==> inputs of cedar <==
Design LASER, start of the top module:
module LASER (
    input CLK,
    input RST,
    input [3:0] X,
    input [3:0] Y,
    output reg [3:0] C1X,
    output reg [3:0] C1Y,
    output reg [3:0] C2X,
    output reg [3:0] C2Y,
    output reg DONE);
clock: 4.82 ns
lec_check: 0
cap_margin: 20
core_margin: 8
core_utilization: 20
cts_cluster_diameter: 97
max_routing_layer: met5
place_density_lb_addon: 0.05
setup_slack_margin: 0.88
slew_margin: 20
run.sh (not shown) runs the stock make flow with config.mk's settings and CLKGATE_MAP_FILE=.
==> nickel: changes against cedar <==
CORE_MARGIN = 2   (was 8)
CORE_UTILIZATION = 40   (was 20)
CTS_CLUSTER_DIAMETER = default   (was 97)
GPL_ROUTABILITY_DRIVEN = 0   (was default)
GPL_TIMING_DRIVEN = 0   (was default)
MAX_ROUTING_LAYER = default   (was met5)
PLACE_DENSITY_LB_ADDON = default   (was 0.05)
SETUP_SLACK_MARGIN = -0.06   (was 0.88)
==> flow/constraint.sdc (replaced) <==
create_clock -name core_clock -period 6.5 [get_ports {CLK}]
set_input_delay 1.3000 -clock core_clock [delete_from_list [all_inputs] [get_ports {CLK}]]
set_output_delay 1.3000 -clock core_clock [all_outputs]
set_load 0.01 [all_outputs]
==> delta: changes against cedar <==
CORE_MARGIN = 2   (was 8)
CORE_UTILIZATION = 71   (was 20)
CTS_CLUSTER_DIAMETER = default   (was 97)
MAX_ROUTING_LAYER = default   (was met5)
PLACE_DENSITY_LB_ADDON = 0.24   (was 0.05)
SETUP_SLACK_MARGIN = 1.57   (was 0.88)
==> flow/constraint.sdc (replaced) <==
create_clock -name core_clock -period 5.43 [get_ports {CLK}]
set_input_delay 1.0860 -clock core_clock [delete_from_list [all_inputs] [get_ports {CLK}]]
set_output_delay 1.0860 -clock core_clock [all_outputs]
set_load 0.01 [all_outputs]
==> lagoon: changes against cedar <==
ABC_AREA = 1   (was default)
CORE_MARGIN = 2   (was 8)
CORE_UTILIZATION = 70   (was 20)
CTS_CLUSTER_DIAMETER = default   (was 97)
CTS_CLUSTER_SIZE = 15   (was default)
GPL_ROUTABILITY_DRIVEN = 0   (was default)
MAX_ROUTING_LAYER = default   (was met5)
PLACE_DENSITY_LB_ADDON = 0.13   (was 0.05)
SETUP_SLACK_MARGIN = 1.54   (was 0.88)
==> flow/constraint.sdc (replaced) <==
create_clock -name core_clock -period 5.4 [get_ports {CLK}]
set_input_delay 1.0800 -clock core_clock [delete_from_list [all_inputs] [get_ports {CLK}]]
set_output_delay 1.0800 -clock core_clock [all_outputs]
set_load 0.01 [all_outputs]
==> summary of the runs <==
- lagoon completed, yet does not pass: setup timing. cedar completed and failed the layout checks on setup timing. nickel ran to the end with violations: setup timing. delta ended with an error in global routing (5_1_grt) on ODB-0269.
- Of lagoon and nickel, nickel has the higher setup slack (gap 0.25 ns).
- Flip-flop count is the same in cedar and lagoon.
- Between nickel and cedar, the lower worst hold slack is in cedar (gap 0.017 ns).
- Between cedar and lagoon, the lower core utilization is in cedar (gap 58 points).
- Sequential power: cedar > lagoon > nickel.
- Of nickel and lagoon, nickel has the higher register-to-register slack (gap 0.25 ns).

---

==> v5: inputs <==
LASER again, from the RTL that the note above started with.
clock: 3.51 ns
lec_check: 0
cap_margin: 40
core_margin: 2
core_utilization: 67
cts_cluster_diameter: 370
cts_cluster_size: 18
setup_slack_margin: 0.89
slew_margin: 0
tns_end_percent: 5
==> v23 (differences from v5) <==
ABC_AREA = 1   (was default)
CAP_MARGIN = 20   (was 40)
CORE_UTILIZATION = 40   (was 67)
CTS_CLUSTER_DIAMETER = default   (was 370)
CTS_CLUSTER_SIZE = 40   (was 18)
GPL_ROUTABILITY_DRIVEN = 0   (was default)
GPL_TIMING_DRIVEN = 0   (was default)
MAX_ROUTING_LAYER = met4   (was default)
PLACE_DENSITY_LB_ADDON = 0.2   (was default)
SETUP_SLACK_MARGIN = -0.06   (was 0.89)
SLEW_MARGIN = 20   (was 0)
TNS_END_PERCENT = default   (was 5)
==> flow/constraint.sdc (replaced) <==
create_clock -name core_clock -period 10.0 [get_ports {CLK}]
set_input_delay 2.0000 -clock core_clock [delete_from_list [all_inputs] [get_ports {CLK}]]
set_output_delay 2.0000 -clock core_clock [all_outputs]
set_load 0.01 [all_outputs]
==> results <==
Outcome: v23 complete, no violations; v5 complete, but fails checks
Violated checks: v23 -; v5 setup timing
TritonRoute pass-1 iters: v23 5; v5 8
Origin of the worst setup path: v23 currentState[2]; v5 currentState[4]
Post-CTS Setup Repair Bufs: v23 0; v5 9
Wirelength, routed: v23 38800 um; v5 46100 um
R2r setup slk: v23 2870 ps; v5 -2690 ps
Number of buffers outside the clock class in the layout: v23 52; v5 346
Multi-input combinational gate total: v23 1145; v5 860
Syn avg cell area: v23 10.1 sq um; v5 12.9 sq um
Cell depth of the worst flop-to-flop path: v23 38; v5 30
Area of the placeable core: v23 0.0452 sq mm; v5 0.0261 sq mm
Starting utilization of the core area: v23 0.403; v5 0.682
Proportion of power drawn by flip-flops and latches: v23 0.435; v5 0.415
Number of unique standard cell types used by synthesis: v23 49; v5 78
Power consumed by sequential cells: v23 2790 uW; v5 8860 uW
Worst Setup EP: v23 bestC2X_ff[0]; v5 bestC2Y_ff[1]
Hold_sp: v23 valid_pts_Y_cir_buf[32][1]; v5 valid_pts_Y_cir_buf[18][2]
Global-route wire length before repair: v23 61200 um; v5 69300 um
Largest fanout on the critical path: v23 10; v5 8
Total instance count after detailed placement: v23 2447; v5 2006
Synthesized instance count: v23 1812; v5 1380
Sum of routed wire segments on met1: v23 18900 um; v5 18300 um
# H-tree levels: v23 2; v5 1
Sequential-to-total area share from yosys stat: v23 0.603; v5 0.618
Number of nets produced by synthesis: v23 1924; v5 1492

---

==> run a: inputs <==
LASER again, from the RTL that the note above started with.
clock: 3.51 ns
lec_check: 0
abc_area: 1
cap_margin: 20
core_margin: 2
core_utilization: 70
cts_cluster_diameter: 229
cts_cluster_size: 15
place_density_lb_addon: 0.13
setup_slack_margin: -0.18
slew_margin: 20
==> run b (differences from run a) <==
--- a/flow/config.mk
+++ b/flow/config.mk
@@ -9,8 +9,4 @@
 export CAP_MARGIN = 20
 export CORE_MARGIN = 2
-export CORE_UTILIZATION = 70
-export CTS_CLUSTER_DIAMETER = 229
-export CTS_CLUSTER_SIZE = 15
-export PLACE_DENSITY_LB_ADDON = 0.13
-export SETUP_SLACK_MARGIN = -0.18
+export CORE_UTILIZATION = 72
 export SLEW_MARGIN = 20
==> flow/constraint.sdc (replaced) <==
create_clock -name core_clock -period 7.55 [get_ports {CLK}]
set_input_delay 1.5100 -clock core_clock [delete_from_list [all_inputs] [get_ports {CLK}]]
set_output_delay 1.5100 -clock core_clock [all_outputs]
set_load 0.01 [all_outputs]
==> run c (differences from run a) <==
==> flow/config.mk (replaced) <==
export PLATFORM = sky130hd
export DESIGN_NAME = LASER
export DESIGN_NICKNAME = LASER
export VERILOG_FILES = /design/flow/design.v
export SDC_FILE = /design/flow/constraint.sdc
export NUM_CORES = 4
export LEC_CHECK = 0
export CAP_MARGIN = 20
export CORE_MARGIN = 2
export CORE_UTILIZATION = 40
export SLEW_MARGIN = 20
==> flow/constraint.sdc (replaced) <==
create_clock -name core_clock -period 6.5 [get_ports {CLK}]
set_input_delay 1.3000 -clock core_clock [delete_from_list [all_inputs] [get_ports {CLK}]]
set_output_delay 1.3000 -clock core_clock [all_outputs]
set_load 0.01 [all_outputs]
==> results.toml <==
# yosys + openroad results
[logic_synthesis]
fp_nets = 1492
top_logic_kind = "adder cells"
yosysTopAreaCellShare_pct = 54.0

[detailed_routing]
drt-met1-wl_mm = 19.0

[status]
status = "timing/DRC/antenna clean"

[layout]
nets = 1659

[setup_path]
cp_max_fo = 8

[place]
dpl-instance-area_um2 = 19700
the above is filed under run c

==> results.toml <==
# yosys + openroad results
[logic_synthesis]
top_logic_kind = "simple AND/OR/NAND/NOR gates"
yosysTopAreaCellShare_pct = 52.7

[detailed_routing]
drt-met1-wl_mm = 16.9

[status]
status = "timing/DRC/antenna clean"
the above is filed under run b

==> results.toml <==
# yosys + openroad results
[status]
status = "failed layout checks"
violations = "negative setup slack"

[timing]
final-setup-viol-count = 28
final.setup.worst_slack_ps = -2930

[setup_path]
cp_max_fo = 6

[place]
dpl-instance-area_um2 = 21000

[logic_synthesis]
fp_nets = 1924

[layout]
nets = 2273
the above is filed under run a


---

==> v12 <==
Starting RTL as in the previous note.
export LEC_CHECK = 0
export ABC_AREA = 1
export CAP_MARGIN = 20
export CORE_ASPECT_RATIO = 0.78
export CORE_MARGIN = 9
export CORE_UTILIZATION = 40
export CTS_CLUSTER_SIZE = 40
export GPL_ROUTABILITY_DRIVEN = 0
export GPL_TIMING_DRIVEN = 0
export MAX_ROUTING_LAYER = met4
export PLACE_DENSITY_LB_ADDON = 0.2
export SETUP_SLACK_MARGIN = -0.06
export SLEW_MARGIN = 20
create_clock -name core_clock -period 10.0 [get_ports {CLK}]
==> v21 (differences from v12) <==
- ABC_AREA: 1 -> unset
- CORE_ASPECT_RATIO: 0.78 -> unset
- CORE_MARGIN: 9 -> 2
- CORE_UTILIZATION: 40 -> 71
- CTS_CLUSTER_SIZE: 40 -> 49
- GPL_ROUTABILITY_DRIVEN: 0 -> unset
- GPL_TIMING_DRIVEN: 0 -> unset
- MAX_ROUTING_LAYER: met4 -> unset
- PLACE_DENSITY_LB_ADDON: 0.2 -> 0.0
- SETUP_SLACK_MARGIN: -0.06 -> 1.19
==> flow/constraint.sdc (replaced) <==
create_clock -name core_clock -period 4.53 [get_ports {CLK}]
set_input_delay 0.9060 -clock core_clock [delete_from_list [all_inputs] [get_ports {CLK}]]
set_output_delay 0.9060 -clock core_clock [all_outputs]
set_load 0.01 [all_outputs]
==> comparison table <==
| item | v21 | v12 |
|---|---|---|
| Run status | did not finish | timing/DRC/antenna clean |
| Failing step | global routing | - |
| Multiplexer area fraction after synthesis | 3.434% | 0% |
| Horizontal extent of the die | 162.3 um | 259.7 um |
| Mean instance size in the synthesized netlist | 12.89 um^2 | 10.06 um^2 |
| Area enclosed by the die boundary | 0.02633 mm^2 | 0.05364 mm^2 |
| Instance area after placement | 0.02076 mm^2 | 0.01939 mm^2 |
| Die height | 162.3 um | 206.5 um |
| Post-DP HPWL | 32760 um | 28960 um |
| Minimum setup slack after placement | -1.923 ns | 2.912 ns |
| Parity-gate share of the synthesized area counting xor and xnor cells | 5.172% | 1.702% |
| Most common cell in the netlist | sky130_fd_sc_hd__edfxtp_1 | sky130_fd_sc_hd__nand2_1 |
| Cell area after synthesis | 0.01778 mm^2 | 0.01823 mm^2 |
| Sequential-to-total area share from yosys stat | 61.81% | 60.30% |
| Post-synthesis share of cell area spent on and, or, nand and nor gates | 8.528% | 20.00% |
| Core utilization at floorplan | 72.69% | 40.81% |

---

==> inputs of wip/onyx <==
Starting RTL as in the previous note.
Settings: LEC_CHECK=0, CAP_MARGIN=20, CORE_MARGIN=2, CORE_UTILIZATION=71, CTS_CLUSTER_SIZE=47, PLACE_DENSITY_LB_ADDON=0.0, SETUP_SLACK_MARGIN=1.61, SLEW_MARGIN=5; clock period 5.7 ns.
==> inputs of wip/violet, as changes to wip/onyx <==
Settings changed: CAP_MARGIN 20 to 40, CORE_UTILIZATION 71 to 67, CTS_CLUSTER_DIAMETER set to 370, CTS_CLUSTER_SIZE 47 to 18, PLACE_DENSITY_LB_ADDON 0.0 to unset, SETUP_SLACK_MARGIN 1.61 to -0.25, SLEW_MARGIN 5 to 20.
==> flow/constraint.sdc (replaced) <==
create_clock -name core_clock -period 3.51 [get_ports {CLK}]
set_input_delay 0.7020 -clock core_clock [delete_from_list [all_inputs] [get_ports {CLK}]]
set_output_delay 0.7020 -clock core_clock [all_outputs]
set_load 0.01 [all_outputs]
==> inputs of wip/umber, as changes to wip/onyx <==
Settings changed: ABC_AREA set to 1, CORE_UTILIZATION 71 to 68, CTS_CLUSTER_SIZE 47 to unset, PLACE_DENSITY_LB_ADDON 0.0 to unset, SETUP_SLACK_MARGIN 1.61 to unset, SLEW_MARGIN 5 to 20.
==> flow/constraint.sdc (replaced) <==
create_clock -name core_clock -period 7.55 [get_ports {CLK}]
set_input_delay 1.5100 -clock core_clock [delete_from_list [all_inputs] [get_ports {CLK}]]
set_output_delay 1.5100 -clock core_clock [all_outputs]
set_load 0.01 [all_outputs]
==> qor summary <==
metric                                                     wip/umber         wip/onyx       wip/violet
Status                                      timing/DRC/antenna clean  failed layout checks  failed layout checks
Violated checks                                                    -     setup timing     setup timing
Tally of filler cells in the layout                             1719              727             1224
Sum of met3 wire segment lengths after detailed routing      2584 um          9831 um          3029 um
Synth Seq Share                                               0.6030           0.6181           0.6181
Combinational fraction of the cell area                       0.3074           0.3225           0.3192
Total setup buffers inserted after CTS                             0               17               20
Peak supply drop                                            291.8 uV         620.4 uV          1422 uV
Top sig layer                                                   met4             met5             met4
Layout Area Growth over Synthesis                             10.62%           25.37%           25.88%
Final instance area                                      20160 sq um      22290 sq um      22380 sq um
Cell Count Post-Placement                                       2164             1902             1997
Routability cong.                                              1.007           0.9454           0.9352
Power attributed to sequential cells                         3.75 mW          5.68 mW          8.86 mW
Count of endpoints failing setup in the final report               0               24               28

---

==> build 82 <==
LASER again, from the RTL that the note above started with.
## LASER
module LASER (
    input CLK,
    input RST,
    input [3:0] X,
    input [3:0] Y,
    output reg [3:0] C1X,
    output reg [3:0] C1Y,
    output reg [3:0] C2X,
    output reg [3:0] C2Y,
    output reg DONE);
  parameter DATA_WIDTH      = 4;
  parameter VALID_POINT_NUM = 40;
  parameter VALID_POINT_NUM_BY_FOUR = 10;
  parameter ITER_NUM        = 4;
  parameter VALID_PTS_WIDTH       = 6;
  parameter RADIUS = 4;
  integer idx,depth;
  reg[6:0] currentState, nextState;
  localparam IDLE         = 7'b0000001;
  localparam RD_DATA      = 7'b0000010;
  localparam FIRST_TRY_C1 = 7'b0000100;
  localparam FIND_C2      = 7'b0001000;
  localparam FIND_C1      = 7'b0010000;
  localparam EVAL         = 7'b0100000;
  localparam FINISH         = 7'b1000000;
  wire state_IDLE         = currentState[0];
  wire state_RD_DATA      = currentState[1];
  wire state_FIRST_TRY_C1 = currentState[2];
  wire state_FIND_C2      = currentState[3];
  wire state_FIND_C1      = currentState[4];
  wire state_EVAL         = currentState[5];
  wire state_DONE         = currentState[6];
  reg[5:0] valid_pts_cnt;
  reg[DATA_WIDTH-1:0] row_ptr,col_ptr;
  reg[2:0] iters_cnt ;
  wire[1:0] rd_data_in_switch = valid_pts_cnt[1:0];
  reg[VALID_PTS_WIDTH-1:0] curr_valid_Num_acc_ff;
  reg[VALID_PTS_WIDTH-1:0] best_Num_ff;
  reg[DATA_WIDTH-1:0] bestC1X_ff,bestC1Y_ff,bestC2X_ff,bestC2Y_ff;
  reg[DATA_WIDTH-1:0] valid_pts_X_cir_buf[0:VALID_POINT_NUM_BY_FOUR-1][0:3];
  reg[DATA_WIDTH-1:0] valid_pts_Y_cir_buf[0:VALID_POINT_NUM_BY_FOUR-1][0:3];
  reg [VALID_PTS_WIDTH-1:0] det_inside_C1;
  ...
make LEC_CHECK=0 ABC_AREA=1 CAP_MARGIN=20 CELL_PAD_IN_SITES_GLOBAL_PLACEMENT=3 CORE_ASPECT_RATIO=1.42 CORE_MARGIN=6 CORE_UTILIZATION=63 CTS_CLUSTER_SIZE=91 GPL_ROUTABILITY_DRIVEN=0 GPL_TIMING_DRIVEN=1 HOLD_SLACK_MARGIN=-0.09 MAX_ROUTING_LAYER=met4 PLACE_DENSITY=0.53 SETUP_SLACK_MARGIN=-0.06 SLEW_MARGIN=30 finish   # period 10.0 ns
==> inputs of trial 16, as changes to build 82 <==
==> flow/config.mk (replaced) <==
export PLATFORM = sky130hd
export DESIGN_NAME = LASER
export DESIGN_NICKNAME = LASER
export VERILOG_FILES = /design/flow/design.v
export SDC_FILE = /design/flow/constraint.sdc
export NUM_CORES = 4
export LEC_CHECK = 0
export CAP_MARGIN = 20
export CORE_MARGIN = 2
export CORE_UTILIZATION = 70
export CTS_CLUSTER_SIZE = 24
export SETUP_SLACK_MARGIN = -0.31
export SLEW_MARGIN = 20
==> flow/constraint.sdc (replaced) <==
create_clock -name core_clock -period 3.51 [get_ports {CLK}]
set_input_delay 0.7020 -clock core_clock [delete_from_list [all_inputs] [get_ports {CLK}]]
set_output_delay 0.7020 -clock core_clock [all_outputs]
set_load 0.01 [all_outputs]
==> inputs of build 46, as changes to build 82 <==
==> flow/config.mk (replaced) <==
export PLATFORM = sky130hd
export DESIGN_NAME = LASER
export DESIGN_NICKNAME = LASER
export VERILOG_FILES = /design/flow/design.v
export SDC_FILE = /design/flow/constraint.sdc
export NUM_CORES = 4
export LEC_CHECK = 0
export CAP_MARGIN = 20
export CORE_MARGIN = 2
export CORE_UTILIZATION = 71
export CTS_CLUSTER_DIAMETER = 109
export PLACE_DENSITY = 0.63
export SLEW_MARGIN = 20
==> flow/constraint.sdc (replaced) <==
create_clock -name core_clock -period 5.43 [get_ports {CLK}]
set_input_delay 1.0860 -clock core_clock [delete_from_list [all_inputs] [get_ports {CLK}]]
set_output_delay 1.0860 -clock core_clock [all_outputs]
set_load 0.01 [all_outputs]
==> flow_summary.html <==
<h2>Implementation results</h2>
<table>
<tr><th>Metric</th><th>Value</th></tr>
<tr><th colspan="2">Synth</th></tr>
<tr><td>Syn Area/Cell</td><td>10.1 µm²</td></tr>
<tr><td>Distinct cell type count after synthesis</td><td>roughly 50</td></tr>
<tr><td>Mapped Nets</td><td>around 1900</td></tr>
<tr><td>Yosys top cell by instances</td><td>sky130_fd_sc_hd__nand2_1</td></tr>
<tr><th colspan="2">Floorplanning</th></tr>
<tr><td>Die extent in y</td><td>between 200 and 250 µm</td></tr>
<tr><td>Floorplan-stage core utilization</td><td>0.646</td></tr>
<tr><td>Placeable core region</td><td>28200 µm²</td></tr>
<tr><td>Die ar.</td><td>33200 µm²</td></tr>
<tr><th colspan="2">Run status</th></tr>
<tr><td>Run status</td><td>did not finish</td></tr>
<tr><td>Halt Reason</td><td>[ERROR GPL-0301] Utilization 127.871 % exceeds 100%.</td></tr>
<tr><td>Last step reached</td><td>3_1_place_gp_skip_io</td></tr>
</table>
(the above is from build 82)
==> flow_summary.html <==
<h2>Synthesis and place &amp; route</h2>
<table>
<tr><th>Metric</th><th>Value</th></tr>
<tr><th colspan="2">Floorplanning</th></tr>
<tr><td>Die ar.</td><td>roughly 27000 µm²</td></tr>
<tr><td>Floorplan-stage core utilization</td><td>0.710</td></tr>
<tr><th colspan="2">Run status</th></tr>
<tr><td>Blocking Checks</td><td>setup timing</td></tr>
<tr><td>Run status</td><td>complete, but fails checks</td></tr>
<tr><th colspan="2">Timing</th></tr>
<tr><td>Setup slack after layout</td><td>-4.07 ns</td></tr>
<tr><td>Final setup fails</td><td>between 100 and 150</td></tr>
<tr><th colspan="2">Synth</th></tr>
<tr><td>Syn Area/Cell</td><td>12.9 µm²</td></tr>
<tr><td>Yosys top cell by instances</td><td>sky130_fd_sc_hd__edfxtp_1</td></tr>
</table>
(the above is from trial 16)
==> flow_summary.html <==
<h2>Synthesis and place &amp; route</h2>
<table>
<tr><th>Metric</th><th>Value</th></tr>
<tr><th colspan="2">Run status</th></tr>
<tr><td>Run status</td><td>complete, but fails checks</td></tr>
<tr><td>Blocking Checks</td><td>setup timing</td></tr>
<tr><th colspan="2">Timing</th></tr>
<tr><td>Setup slack after layout</td><td>-1.46 ns</td></tr>
<tr><td>Final setup fails</td><td>26</td></tr>
<tr><th colspan="2">Synth</th></tr>
<tr><td>Distinct cell type count after synthesis</td><td>78</td></tr>
<tr><td>Syn Area/Cell</td><td>12.9 µm²</td></tr>
<tr><td>Yosys top cell by instances</td><td>sky130_fd_sc_hd__edfxtp_1</td></tr>
<tr><th colspan="2">Place</th></tr>
<tr><td>Inst Count DP</td><td>1927</td></tr>
<tr><th colspan="2">Floorplanning</th></tr>
<tr><td>Floorplan-stage core utilization</td><td>0.727</td></tr>
<tr><td>Die extent in y</td><td>162 µm</td></tr>
<tr><td>Die ar.</td><td>26300 µm²</td></tr>
</table>
(the above is from build 46)
Power is estimated from default activity; no workload was simulated.
